## wip/yarrow
==> flow/design.v (excerpt) <==
module apb_fifo (
    input  wire                   clk,         
    input  wire                   rst,         
    input  wire                   psel,        
    input  wire [3:0]            paddr,       
    input  wire [31:0]            pwdata,      
    input  wire                   penable,     
    input  wire                   pwrite,      
    output reg  [31:0]            prdata,      
    output reg                    pready       
);
parameter DEPTH = 16;   
parameter idle = 0, check_op = 1, write_data = 2, read_data =3,send_ready = 4;
reg [2:0] state;
reg [3:0] addr ;
 reg [31:0] wdata,rdata;
  reg [31:0] mem [0:15];
reg [3:0] wr_ptr;    
reg [3:0] rd_ptr;    
reg [4:0] count;     
reg [1:0] cwait;
always @(posedge clk or negedge rst) begin
    if (rst == 0) begin
        for(int i = 0; i<16;i++)
        begin
        mem[i] <= 0;
        end
        wr_ptr <= 0;
        rd_ptr <= 0;
        count <= 0;
        pready <= 0;
        state   <= idle;
        pready <= 0;
        prdata <= 0;
        addr   <= 0;
        wdata  <= 0;
        rdata  <= 0;
        cwait  <= 0;
    end else begin
        case(state)
        idle:
        begin
            wr_ptr <= 0;
            rd_ptr <= 0;
            count <= 0;
            pready <= 0;
            prdata <= 0;
            addr   <= 0;
            wdata  <= 0;
  ...
Settings: LEC_CHECK=0, CAP_MARGIN=20, CORE_ASPECT_RATIO=1.17, CORE_MARGIN=7, CORE_UTILIZATION=24, CTS_CLUSTER_SIZE=39, MIN_ROUTING_LAYER=met2, PLACE_DENSITY_LB_ADDON=0.16, SLEW_MARGIN=20; clock period 2.01 ns.
run.sh (not shown) runs the stock make flow with config.mk's settings and CLKGATE_MAP_FILE=.
[wip/yarrow] flow finished | final checks: failed | reasons: negative setup slack
Here is what was changed in the inputs of wip/tundra compared with wip/yarrow.
- CTS_CLUSTER_SIZE no longer set, was 39
- CORE_MARGIN now 2, was 7
- TNS_END_PERCENT now 25, previously not set
- PLACE_DENSITY_LB_ADDON no longer set, was 0.16
- ABC_AREA now 1, previously not set
- CORE_ASPECT_RATIO no longer set, was 1.17
- HOLD_SLACK_MARGIN now 0.07, previously not set
- SETUP_SLACK_MARGIN now 1.29, previously not set
- CORE_UTILIZATION now 40, was 24
- the clock period (ns, I/O delays scaled along) now 5.0, was 2.01
## What came out
Changes observed in wip/tundra relative to wip/yarrow: ratio of total power to cell area now smaller, minimum hold slack now larger, core utilization before placement now larger, synthesized net count now larger.
In wip/tundra, the post-layout period usage of the worst path came out 40 points below the value in wip/yarrow.
Per the comparison of wip/tundra with wip/yarrow, arithmetic-cell share of the synthesized area counting full adders, half adders and majority gates held; critical path arrival climbed 1040 ps.
wip/tundra: full flow OK, the timing, DRC and antenna checks passed
Compared with wip/yarrow, wip/tundra ends up with a smaller final cell area.
Between wip/yarrow and wip/tundra, the flow reports logic area decreasing by more than 10%.
wip/yarrow reports its worst-path cell with the longest stage delay as sky130_fd_sc_hd__o211ai_1 while wip/tundra reports sky130_fd_sc_hd__clkinv_1.
In wip/tundra the switching part of the total turned out 3.6 points higher than in wip/yarrow.
#### Input delta (wip/maple over wip/tundra)
- a deleted HOLD_SLACK_MARGIN that had been 0.07
- a deleted SETUP_SLACK_MARGIN that had been 1.29
- a change of CORE_UTILIZATION from 40 to 70
- a deleted ABC_AREA that had been 1
- a deleted TNS_END_PERCENT that had been 25
- a change of CAP_MARGIN from 20 to 0
- an added CTS_CLUSTER_SIZE of 33
- a deleted MIN_ROUTING_LAYER that had been met2
- a change of the clock period (ns, I/O delays scaled along) from 5.0 to 2.57
### Flow results
In summary, wip/maple completed successfully, with a layout that passed the timing, DRC and antenna checks. Relative to wip/tundra, global routing usage summed across all routing layers has gone up in wip/maple. When wip/maple is set beside wip/tundra, its power density over cell area turns out to be 99% larger. Going from wip/tundra to wip/maple, post-layout period usage of the worst path went up, wire length of the first global-routing pass went down. Against wip/tundra, wip/maple reports a power that is higher. As of wip/maple, synthesized chip area reported by yosys had risen by a few percent compared to wip/tundra. wip/maple gives more design area than wip/tundra did. wip/maple reports its timing endpoint of the critical path as rdata[25] while wip/tundra reports mem[3][8]. Diff wip/tundra -> wip/maple: routed wire length went down by 10%; fraction of area in multi-input gates grew by 2.8 points; routed metal-1 wire length went up 31000 um; normalized max-slew margin climbed 18 points. Run comparison: wip/maple master of the slowest instance on the critical path sky130_fd_sc_hd__nor3_2; wip/tundra master of the slowest instance on the critical path sky130_fd_sc_hd__clkinv_1.
diff inputs: wip/maple => wip/pepper
- CAP_MARGIN: 0 -> 20
- SETUP_SLACK_MARGIN: unset -> 0.46
- CTS_CLUSTER_SIZE: 33 -> unset
- CORE_UTILIZATION: 70 -> 40
- the clock period (ns, I/O delays scaled along): 2.57 -> 3.4
Results
wip/pepper went all the way through the flow, and no timing, DRC or antenna check failed. wip/maple did not stop at any stage, and its layout met the timing, DRC and antenna checks. Diff wip/maple -> wip/pepper: routed wire length up 5.8%; core utilization down 34 points; sequential share of power down 0.5 points. Lower number of buffers inserted during clock tree synthesis among wip/maple and wip/pepper: wip/maple. Compared with wip/maple, wip/pepper shows a higher clock network fraction of total power.

Setup of cedar:
apb_fifo again, from the RTL that the note above started with.
==> flow/config.mk <==
export PLATFORM = sky130hd
export DESIGN_NAME = apb_fifo
export DESIGN_NICKNAME = apb_fifo
export VERILOG_FILES = /design/flow/design.v
export SDC_FILE = /design/flow/constraint.sdc
export NUM_CORES = 4
export LEC_CHECK = 0
export ABC_AREA = 0
export CAP_MARGIN = 25
export CORE_ASPECT_RATIO = 1.11
export CORE_MARGIN = 2
export CORE_UTILIZATION = 15
export CTS_CLUSTER_SIZE = 98
export GPL_TIMING_DRIVEN = 1
export HOLD_SLACK_MARGIN = 0.15
export MAX_ROUTING_LAYER = met4
export MIN_ROUTING_LAYER = met2
export PLACE_DENSITY_LB_ADDON = 0.07
export SETUP_SLACK_MARGIN = 0.42
export SLEW_MARGIN = 35
export TNS_END_PERCENT = 15
==> flow/constraint.sdc <==
create_clock -name core_clock -period 2.45 [get_ports {clk}]
set_input_delay 0.4900 -clock core_clock [delete_from_list [all_inputs] [get_ports {clk}]]
set_output_delay 0.4900 -clock core_clock [all_outputs]
set_load 0.01 [all_outputs]
## Diff of input files: raven against cedar
--- a/flow/config.mk
+++ b/flow/config.mk
@@ -11,11 +11,7 @@
 export CORE_MARGIN = 2
 export CORE_UTILIZATION = 15
-export CTS_CLUSTER_SIZE = 98
-export GPL_TIMING_DRIVEN = 1
-export HOLD_SLACK_MARGIN = 0.15
-export MAX_ROUTING_LAYER = met4
-export MIN_ROUTING_LAYER = met2
-export PLACE_DENSITY_LB_ADDON = 0.07
+export CTS_CLUSTER_SIZE = 35
+export GPL_TIMING_DRIVEN = 0
+export PLACE_DENSITY_LB_ADDON = 0.08
 export SETUP_SLACK_MARGIN = 0.42
 export SLEW_MARGIN = 35
-export TNS_END_PERCENT = 15
==> flow/constraint.sdc <==
create_clock -name core_clock -period 3.12 [get_ports {clk}]
set_input_delay 0.6240 -clock core_clock [delete_from_list [all_inputs] [get_ports {clk}]]
set_output_delay 0.6240 -clock core_clock [all_outputs]
set_load 0.01 [all_outputs]
Results
[compare] base=cedar new=raven: via count of the first global-routing pass went down by about 33%; wire length -2.7%; final area decreased by 0.0031 mm2 relative to the old numbers; utilization went down; wire length of the first global-routing pass fell 1.7 mm. Against cedar as the reference, raven delivers a lower sequential power. raven vs cedar — met1 capacity usage during global routing rose 17 points. [compare] base=cedar new=raven: sequential share of layout area now sits higher; clock buffer and inverter area fraction after layout shows an increase of 0.29 points. Total power, raven and cedar, lower one = raven.
Here is what was changed in the inputs of quartz compared with raven.
==> flow/config.mk <==
export PLATFORM = sky130hd
export DESIGN_NAME = apb_fifo
export DESIGN_NICKNAME = apb_fifo
export VERILOG_FILES = /design/flow/design.v
export SDC_FILE = /design/flow/constraint.sdc
export NUM_CORES = 4
export LEC_CHECK = 0
export CAP_MARGIN = 20
export CORE_MARGIN = 2
export CORE_UTILIZATION = 40
export SLEW_MARGIN = 20
==> flow/constraint.sdc <==
create_clock -name core_clock -period 3.4 [get_ports {clk}]
set_input_delay 0.6800 -clock core_clock [delete_from_list [all_inputs] [get_ports {clk}]]
set_output_delay 0.6800 -clock core_clock [all_outputs]
set_load 0.01 [all_outputs]
The lower worst hold slack of raven and quartz is in quartz.
Setup slack of the critical path after layout on quartz is up relative to raven.
The beginning of the critical path comes out addr[2] in one run and addr[1] in the other, namely in raven and quartz respectively.
quartz against raven: total met2 wirelength after detailed routing went down 39%; power went down 16%.
The following lists how lagoon was set up differently from quartz:
--- a/flow/config.mk
+++ b/flow/config.mk
@@ -6,6 +6,8 @@
 export NUM_CORES = 4
 export LEC_CHECK = 0
+export ABC_AREA = 1
 export CAP_MARGIN = 20
 export CORE_MARGIN = 2
 export CORE_UTILIZATION = 40
+export SETUP_SLACK_MARGIN = 1.29
 export SLEW_MARGIN = 20
==> flow/constraint.sdc <==
create_clock -name core_clock -period 5.0 [get_ports {clk}]
set_input_delay 1.0000 -clock core_clock [delete_from_list [all_inputs] [get_ports {clk}]]
set_output_delay 1.0000 -clock core_clock [all_outputs]
set_load 0.01 [all_outputs]
## What came out
- Relative to quartz, the number of clock buffers inserted by TritonCTS measured on lagoon has decreased by a few percent.
- Portion of total power attributed to sequential cells: lagoon < quartz
- Between quartz and lagoon, share of the final layout cell area in multi-input gates is lower for lagoon, quartz comes in above that.
- Taking quartz as the reference point, the worst hold slack after final layout of lagoon rises by 370 ps.
- Against quartz as the reference, lagoon delivers a lower non-clock buffer count in the final layout.
- Of the two values seen for main logic family after synthesis, simple AND/OR/NAND/NOR gates was produced by lagoon and multiplexers by quartz.
- Cmp quartz and lagoon / utilization of the core after routing / lower: lagoon
- quartz vs lagoon, last element of the critical path: rdata[30] vs mem[3][8]
[inputs] indigo vs lagoon
--- a/flow/config.mk
+++ b/flow/config.mk
@@ -8,6 +8,8 @@
 export ABC_AREA = 1
 export CAP_MARGIN = 20
+export CORE_ASPECT_RATIO = 0.5
 export CORE_MARGIN = 2
-export CORE_UTILIZATION = 40
-export SETUP_SLACK_MARGIN = 1.29
+export CORE_UTILIZATION = 72
+export CTS_CLUSTER_DIAMETER = 333
+export PLACE_DENSITY = 0.37
 export SLEW_MARGIN = 20
==> flow/constraint.sdc <==
create_clock -name core_clock -period 1.95 [get_ports {clk}]
set_input_delay 0.3900 -clock core_clock [delete_from_list [all_inputs] [get_ports {clk}]]
set_output_delay 0.3900 -clock core_clock [all_outputs]
set_load 0.01 [all_outputs]
[summary]
indigo -> lagoon: area share of and-or/or-and cells after synthesis delta 0, exact match
| combinational power | indigo vs lagoon | about 200% higher |
indigo reports a higher via-per-instance ratio than lagoon does.
Going from lagoon to indigo, clock buffer count now smaller, all-layer global routing usage now larger, source-to-sink clock delay at the later pin of the worst-skew pair now smaller.
Looking at clock network power share, indigo sits 6.6 points below lagoon.
| routed wire length | lower: lagoon |
Power figures rest on the tool's default switching activity, not on a simulated workload.
